==> inputs of 12-10 <==
## color_centroid
module color_centroid
  (
    input         clk,
    input         rst,           
    input  [2:0]  rgbfilter,     
    input         new_frame_i,   
    output [14:0] orig_addr,
    input  [11:0] orig_pxl,
    output        proc_we,
    output [14:0] proc_addr,
    output [11:0] proc_pxl,
    output [7:0]  centroid,
    output        new_centroid,
    output [2:0]  proximity
  );
==> flow/config.mk <==
export PLATFORM = sky130hd
export DESIGN_NAME = color_centroid
export DESIGN_NICKNAME = color_centroid
export VERILOG_FILES = /design/flow/design.v
export SDC_FILE = /design/flow/constraint.sdc
export NUM_CORES = 4
export LEC_CHECK = 0
export CAP_MARGIN = 5
export CELL_PAD_IN_SITES_GLOBAL_PLACEMENT = 2
export CORE_MARGIN = 10
export CORE_UTILIZATION = 35
export GPL_ROUTABILITY_DRIVEN = 0
export GPL_TIMING_DRIVEN = 0
export MAX_ROUTING_LAYER = met4
export PLACE_DENSITY_LB_ADDON = 0.03
export SLEW_MARGIN = 20
export TNS_END_PERCENT = 35
==> flow/constraint.sdc <==
create_clock -name core_clock -period 3.31 [get_ports {clk}]
set_input_delay 0.6620 -clock core_clock [delete_from_list [all_inputs] [get_ports {clk}]]
set_output_delay 0.6620 -clock core_clock [all_outputs]
set_load 0.01 [all_outputs]
run.sh (not shown) runs the stock make flow with config.mk's settings and CLKGATE_MAP_FILE=.
==> inputs of 05-20, as changes to 12-10 <==
==> flow/config.mk (replaced) <==
export PLATFORM = sky130hd
export DESIGN_NAME = color_centroid
export DESIGN_NICKNAME = color_centroid
export VERILOG_FILES = /design/flow/design.v
export SDC_FILE = /design/flow/constraint.sdc
export NUM_CORES = 4
export LEC_CHECK = 0
export CAP_MARGIN = 20
export CORE_MARGIN = 2
export CORE_UTILIZATION = 54
export SLEW_MARGIN = 35
==> flow/constraint.sdc (replaced) <==
create_clock -name core_clock -period 10.0 [get_ports {clk}]
set_input_delay 2.0000 -clock core_clock [delete_from_list [all_inputs] [get_ports {clk}]]
set_output_delay 2.0000 -clock core_clock [all_outputs]
set_load 0.01 [all_outputs]
==> inputs of 01-23, as changes to 12-10 <==
==> flow/config.mk (replaced) <==
export PLATFORM = sky130hd
export DESIGN_NAME = color_centroid
export DESIGN_NICKNAME = color_centroid
export VERILOG_FILES = /design/flow/design.v
export SDC_FILE = /design/flow/constraint.sdc
export NUM_CORES = 4
export LEC_CHECK = 0
export CAP_MARGIN = 20
export CORE_MARGIN = 2
export CORE_UTILIZATION = 62
export SLEW_MARGIN = 20
==> flow/constraint.sdc (replaced) <==
create_clock -name core_clock -period 5.03 [get_ports {clk}]
set_input_delay 1.0060 -clock core_clock [delete_from_list [all_inputs] [get_ports {clk}]]
set_output_delay 1.0060 -clock core_clock [all_outputs]
set_load 0.01 [all_outputs]
==> results.yml <==
# generated from flow reports
outcome:
  status: "finished clean"
final_timing:
  skew_ns: 0.0102
detailed_routing:
  first_iter_violations: 969
  detail_route.wirelength_mm: 49.1
min_path:
  hold_depth: 0
floorplanning:
  tapCellCount: 448
Source of the figures above: 01-23

==> results.yml <==
# generated from flow reports
floorplanning:
  tapCellCount: 773
final_timing:
  setup_slack_ns: -0.836
  setup-violations-final: 8
  skew_ns: 0.0230
outcome:
  status: "complete, but fails checks"
  check-failures: "negative setup slack"
detailed_routing:
  detail_route.wirelength_mm: 63.7
  first_iter_violations: 987
Source of the figures above: 12-10

==> results.yml <==
# generated from flow reports
outcome:
  status: "finished clean"
final_timing:
  skew_ns: 0.0149
  hold_viol: 0
detailed_routing:
  first_iter_violations: 926
  detail_route.wirelength_mm: 49.1
min_path:
  hold_depth: 0
floorplanning:
  tapCellCount: 518
Source of the figures above: 05-20


========
==> run M: inputs <==
color_centroid again, from the RTL that the note above started with.
## color_centroid
module color_centroid
  (
    input         clk,
    input         rst,           
    input  [2:0]  rgbfilter,     
    input         new_frame_i,   
    output [14:0] orig_addr,
    input  [11:0] orig_pxl,
    output        proc_we,
    output [14:0] proc_addr,
    output [11:0] proc_pxl,
    output [7:0]  centroid,
    output        new_centroid,
    output [2:0]  proximity
  );
  localparam c_img_cols      = 160;
  localparam c_img_rows      = 120;
  localparam c_img_pxls      = c_img_cols * c_img_rows;
  localparam c_nb_img_cols   = 8;
  localparam c_nb_img_rows   = 7;
  localparam c_nb_img_pxls   = 15;
  localparam c_outframe_cols = 16;
  localparam c_outframe_rows = 8;
  localparam c_inframe_cols  = c_img_cols-2*c_outframe_cols;  
  localparam c_inframe_rows  = c_img_rows-2*c_outframe_rows;  
  localparam c_inframe_pxls  = c_inframe_cols * c_inframe_rows;  
  localparam c_nb_inframe_pxls = 14;
  localparam c_hist_bins     = 8;
  localparam c_nb_hist_bins  = 3;
  localparam c_nb_hist_val   = 11;
  localparam c_nb_centroid   = 8;
  localparam c_nb_prox       = 3;
  localparam c_nb_buf_red    = 4;
  localparam c_nb_buf_green  = 4;
  localparam c_nb_buf_blue   = 4;
  localparam c_nb_buf        = 12;
  wire [c_nb_hist_val-1:0] colorpxls_bin0;
  wire [c_nb_hist_val-1:0] colorpxls_bin7;
  wire [c_nb_inframe_pxls-1:0] colorpxls;
  wire [c_nb_inframe_pxls-2:0] colorpxls_left;
  wire [c_nb_inframe_pxls-2:0] colorpxls_rght;
  wire [c_nb_inframe_pxls-2:0] colorpxls_bin012;
  wire [c_nb_inframe_pxls-2:0] colorpxls_bin567;
  wire [c_nb_inframe_pxls-2:0] colorpxls_bin01;
  wire [c_nb_inframe_pxls-2:0] colorpxls_bin67;
  wire new_frame_proc;
  color_proc
    #(
      .c_img_cols     (c_img_cols),
      .c_img_rows     (c_img_rows),
      .c_img_pxls     (c_img_pxls),
      .c_nb_cols      (c_nb_img_cols),
      .c_nb_rows      (c_nb_img_rows),
      .c_nb_img_pxls  (c_nb_img_pxls),
      .c_outframe_cols(c_outframe_cols),
      .c_outframe_rows(c_outframe_rows),
      .c_inframe_cols (c_inframe_cols),
      .c_inframe_rows (c_inframe_rows),
      .c_inframe_pxls (c_inframe_pxls),
      .c_hist_bins    (c_hist_bins),
      .c_nb_hist_val  (c_nb_hist_val),
      .c_nb_buf_red   (c_nb_buf_red),
      .c_nb_buf_green (c_nb_buf_green),
      .c_nb_buf_blue  (c_nb_buf_blue),
      .c_nb_buf       (c_nb_buf)
    )
    color_filter
    (
  ...
export LEC_CHECK = 0
export ABC_AREA = 1
export CAP_MARGIN = 5
export CORE_MARGIN = 2
export CORE_UTILIZATION = 72
export CTS_CLUSTER_DIAMETER = 242
export PLACE_DENSITY = 0.65
export SETUP_SLACK_MARGIN = 0.66
export SLEW_MARGIN = 20
create_clock -name core_clock -period 2.95 [get_ports {clk}]
==> run K: changes against run M <==
ABC_AREA = 0   (was 1)
CAP_MARGIN = 0   (was 5)
CTS_CLUSTER_DIAMETER = 100   (was 242)
HOLD_SLACK_MARGIN = -0.09   (was unset)
PLACE_DENSITY = 0.63   (was 0.65)
SETUP_SLACK_MARGIN = -0.2   (was 0.66)
SLEW_MARGIN = 40   (was 20)
==> flow/constraint.sdc (replaced) <==
create_clock -name core_clock -period 2.97 [get_ports {clk}]
set_input_delay 0.5940 -clock core_clock [delete_from_list [all_inputs] [get_ports {clk}]]
set_output_delay 0.5940 -clock core_clock [all_outputs]
set_load 0.01 [all_outputs]
==> run D: changes against run M <==
ABC_AREA = unset   (was 1)
CAP_MARGIN = 20   (was 5)
CORE_UTILIZATION = 40   (was 72)
CTS_CLUSTER_DIAMETER = unset   (was 242)
PLACE_DENSITY = unset   (was 0.65)
SETUP_SLACK_MARGIN = unset   (was 0.66)
==> flow/constraint.sdc (replaced) <==
create_clock -name core_clock -period 10.0 [get_ports {clk}]
set_input_delay 2.0000 -clock core_clock [delete_from_list [all_inputs] [get_ports {clk}]]
set_output_delay 2.0000 -clock core_clock [all_outputs]
set_load 0.01 [all_outputs]
==> qor summary <==
quantity                                                          run M                       run K                run D
Result of the run                                stopped before the end  complete, but fails checks       finished clean
Failing step                                             global routing                           -                    -
Layout check failures                                                 -                setup timing                    -
Power share of the clock group                                        -                       38.7%                41.2%
Hold Path Cell Cnt                                                    -                           1                    0
Top metal layer carrying routed signals                               -                        met4                 met4
Most area-hungry cell class in the final design                       -         combinational gates  combinational gates
CTS buffer count                                                     42                          41                   46
Proportion of cell area occupied by registers                         -                      38.86%               41.26%
Final hold slack                                                      -                   0.2620 ns            0.3520 ns
Hold violation count in the final report                              -                           0                    0
Yosys stat area                                               21890 µm²                   21000 µm²            21000 µm²
Length of routed wiring on met1                                       -                    22580 µm             22720 µm
Arrival @ worst endpoint                                              -                     4.27 ns              5.65 ns
Placement-stage worst setup slack                            -0.3412 ns                  -0.9627 ns             4.507 ns

========
==> run a: inputs <==
Starting RTL as in the previous note.
==> flow/design.v (excerpt) <==
module color_centroid
  (
    input         clk,
    input         rst,           
    input  [2:0]  rgbfilter,     
    input         new_frame_i,   
    output [14:0] orig_addr,
    input  [11:0] orig_pxl,
    output        proc_we,
    output [14:0] proc_addr,
    output [11:0] proc_pxl,
    output [7:0]  centroid,
    output        new_centroid,
    output [2:0]  proximity
  );
export LEC_CHECK = 0
export ABC_AREA = 1
export CAP_MARGIN = 15
export CORE_ASPECT_RATIO = 1.38
export CORE_MARGIN = 5
export CORE_UTILIZATION = 54
export CTS_CLUSTER_DIAMETER = 100
export GPL_TIMING_DRIVEN = 0
export MAX_ROUTING_LAYER = met5
export SETUP_SLACK_MARGIN = 2.98
export SLEW_MARGIN = 10
create_clock -name core_clock -period 10.0 [get_ports {clk}]
==> run b: changes against run a <==
==> flow/config.mk (replaced) <==
export PLATFORM = sky130hd
export DESIGN_NAME = color_centroid
export DESIGN_NICKNAME = color_centroid
export VERILOG_FILES = /design/flow/design.v
export SDC_FILE = /design/flow/constraint.sdc
export NUM_CORES = 4
export LEC_CHECK = 0
export CAP_MARGIN = 20
export CORE_MARGIN = 2
export CORE_UTILIZATION = 70
export CTS_CLUSTER_DIAMETER = 31
export SETUP_SLACK_MARGIN = 1.65
export SLEW_MARGIN = 20
==> flow/constraint.sdc (replaced) <==
create_clock -name core_clock -period 6.18 [get_ports {clk}]
set_input_delay 1.2360 -clock core_clock [delete_from_list [all_inputs] [get_ports {clk}]]
set_output_delay 1.2360 -clock core_clock [all_outputs]
set_load 0.01 [all_outputs]
==> run c: changes against run a <==
==> flow/config.mk (replaced) <==
export PLATFORM = sky130hd
export DESIGN_NAME = color_centroid
export DESIGN_NICKNAME = color_centroid
export VERILOG_FILES = /design/flow/design.v
export SDC_FILE = /design/flow/constraint.sdc
export NUM_CORES = 4
export LEC_CHECK = 0
export CAP_MARGIN = 20
export CORE_MARGIN = 2
export CORE_UTILIZATION = 40
export SLEW_MARGIN = 20
==> flow/constraint.sdc (replaced) <==
create_clock -name core_clock -period 9.44 [get_ports {clk}]
set_input_delay 1.8880 -clock core_clock [delete_from_list [all_inputs] [get_ports {clk}]]
set_output_delay 1.8880 -clock core_clock [all_outputs]
set_load 0.01 [all_outputs]
==> results <==
metric                                                                                                            run a                                         run b                                         run c
Result of the run                                                                                        finished clean                                finished clean                                finished clean
Fraction of cell area in non-clock buffers                                                                       0.0519                                        0.0359                                        0.0355
Worst Reg2Reg Path Length in Cells                                                                                   25                                            20                                            20
LEAKAGE                                                                                                         12.2 nW                                       12.1 nW                                       11.4 nW
Area growth, synth to finish                                                                                      13.8%                                         19.0%                                         14.1%
Source of the worst register-to-register timing path                       color_filter.colorpxls_left_o[2]$_DFFE_PP0P_  color_filter.colorpxls_rght_o[1]$_DFFE_PP0P_  color_filter.colorpxls_rght_o[1]$_DFFE_PP0P_
Main power group                                                                                       sequential cells                             the clock network                             the clock network
Multi-input gate area                                                                                       10400 sq um                                   10500 sq um                                   10400 sq um
Total Power                                                                                                     3.33 mW                                       8.48 mW                                       4.39 mW
Filler cell count                                                                                                  3575                                          1636                                          4830
Fp_density                                                                                                        0.547                                         0.711                                         0.407
Met3 track demand over resource                                                                                  0.0278                                        0.0666                                        0.0288
Cell with the most instances after synthesis                                                   sky130_fd_sc_hd__nand2_1                      sky130_fd_sc_hd__dfrtp_1                      sky130_fd_sc_hd__dfrtp_1
Worst setup slack after layout                                                                                  5.36 ns                                       1.91 ns                                       4.38 ns
Yosys Instances                                                                                                    2750                                          2155                                          2155
Critical path data arrival time                                                                                 5.11 ns                                       4.73 ns                                       5.51 ns
Clock latency of the later-clocked register in the worst-skew pair                                              0.56 ns                                       0.59 ns                                       0.60 ns
Number of distinct standard cells referenced by the synthesized netlist                                              60                                            93                                            93
P_int                                                                                                           2.58 mW                                       6.19 mW                                       3.15 mW
Minimum setup slack among reg-to-reg paths                                                                      5.76 ns                                       1.91 ns                                       4.38 ns
Total half-perimeter wirelength after legalization and detailed placement                                      46900 um                                      33200 um                                      34100 um
Critical path's slowest cell                                                           sky130_fd_sc_hd__clkdlybuf4s50_1                      sky130_fd_sc_hd__dfrtp_1                        sky130_fd_sc_hd__or2_1
Reg-to-reg endpoint                                                             centroid_calc.centroid_o[1]$_DFFE_PP0P_       centroid_calc.centroid_o[7]$_DFFE_PP0P_       centroid_calc.centroid_o[7]$_DFFE_PP0P_
Worst clock skew on the final layout                                                                          0.0235 ns                                     0.0327 ns                                     0.0289 ns
Gate power share                                                                                                  0.047                                         0.121                                         0.157
Nature of the critical path startpoint                                                                        input pin                                      register                                      register

========
==> job 6330 <==
Starting RTL as in the previous note.
clock: 7.64 ns
lec_check: 0
cap_margin: 10
core_margin: 7
core_utilization: 35
gpl_routability_driven: 0
gpl_timing_driven: 0
hold_slack_margin: -0.04
max_routing_layer: met5
place_density_lb_addon: 0.03
slew_margin: 20
tns_end_percent: 35
==> job 5786 (differences from job 6330) <==
- CORE_MARGIN: 7 -> 2
- CORE_UTILIZATION: 35 -> 54
- CTS_CLUSTER_DIAMETER: unset -> 100
- GPL_ROUTABILITY_DRIVEN: 0 -> unset
- GPL_TIMING_DRIVEN: 0 -> unset
- HOLD_SLACK_MARGIN: -0.04 -> unset
- MAX_ROUTING_LAYER: met5 -> unset
- PLACE_DENSITY_LB_ADDON: 0.03 -> unset
- SLEW_MARGIN: 20 -> 25
- TNS_END_PERCENT: 35 -> unset
==> flow/constraint.sdc (replaced) <==
create_clock -name core_clock -period 10.0 [get_ports {clk}]
set_input_delay 2.0000 -clock core_clock [delete_from_list [all_inputs] [get_ports {clk}]]
set_output_delay 2.0000 -clock core_clock [all_outputs]
set_load 0.01 [all_outputs]
==> job 3492 (differences from job 6330) <==
- CAP_MARGIN: 10 -> 20
- CORE_MARGIN: 7 -> 2
- CORE_UTILIZATION: 35 -> 72
- CTS_CLUSTER_DIAMETER: unset -> 358
- CTS_CLUSTER_SIZE: unset -> 83
- GPL_ROUTABILITY_DRIVEN: 0 -> unset
- GPL_TIMING_DRIVEN: 0 -> unset
- HOLD_SLACK_MARGIN: -0.04 -> unset
- MAX_ROUTING_LAYER: met5 -> unset
- PLACE_DENSITY_LB_ADDON: 0.03 -> unset
- SETUP_SLACK_MARGIN: unset -> 0.82
- TNS_END_PERCENT: 35 -> unset
==> flow/constraint.sdc (replaced) <==
create_clock -name core_clock -period 2.79 [get_ports {clk}]
set_input_delay 0.5580 -clock core_clock [delete_from_list [all_inputs] [get_ports {clk}]]
set_output_delay 0.5580 -clock core_clock [all_outputs]
set_load 0.01 [all_outputs]
==> results.txt <==
This note records the results obtained with Yosys and OpenROAD.

Die
The floorplan step defined a die boundary enclosing 0.0671 mm2. The count of standard-cell rows is 89.

Status
The run finished with no timing, DRC or antenna violations.

Pwr
Of the total power, the share spent switching nets is 0.290. For this design the total switching power over the nets is 1.59 mW.

Clock network
The number of setup buffers added after CTS is 0.

STA
The relative max-transition margin is 0.286.

Cells and area
Per the layout area report, the register area comes to 0.00988 mm2.

Global route
The routing usage on met1 is 0.255.
(the above is from job 6330)
==> results.txt <==
This note records the results obtained with Yosys and OpenROAD.

Status
The run stopped with a tool error. The stage where the flow stopped is global routing (5_1_grt). The tool reported: "[ERROR DPL-0038] Utilization greater than 100%, impossible to legalize".

Die
The floorplan die area is 0.0306 mm2. In this run the core area contains 62 standard-cell rows.

Clock network
The number of setup buffers added after CTS is 99.
(the above is from job 3492)
==> results.txt <==
This note records the results obtained with Yosys and OpenROAD.

Pwr
The switching share of power is 0.285.

Global route
The routing usage on met1 is 0.356.

Cells and area
The register cell area after layout is 0.00988 mm2.

Die
The floorplan has 72 rows.

Status
The flow ran to the end and the layout has no timing, DRC or antenna violations.
(the above is from job 5786)
Power figures rest on the tool's default switching activity, not on a simulated workload.
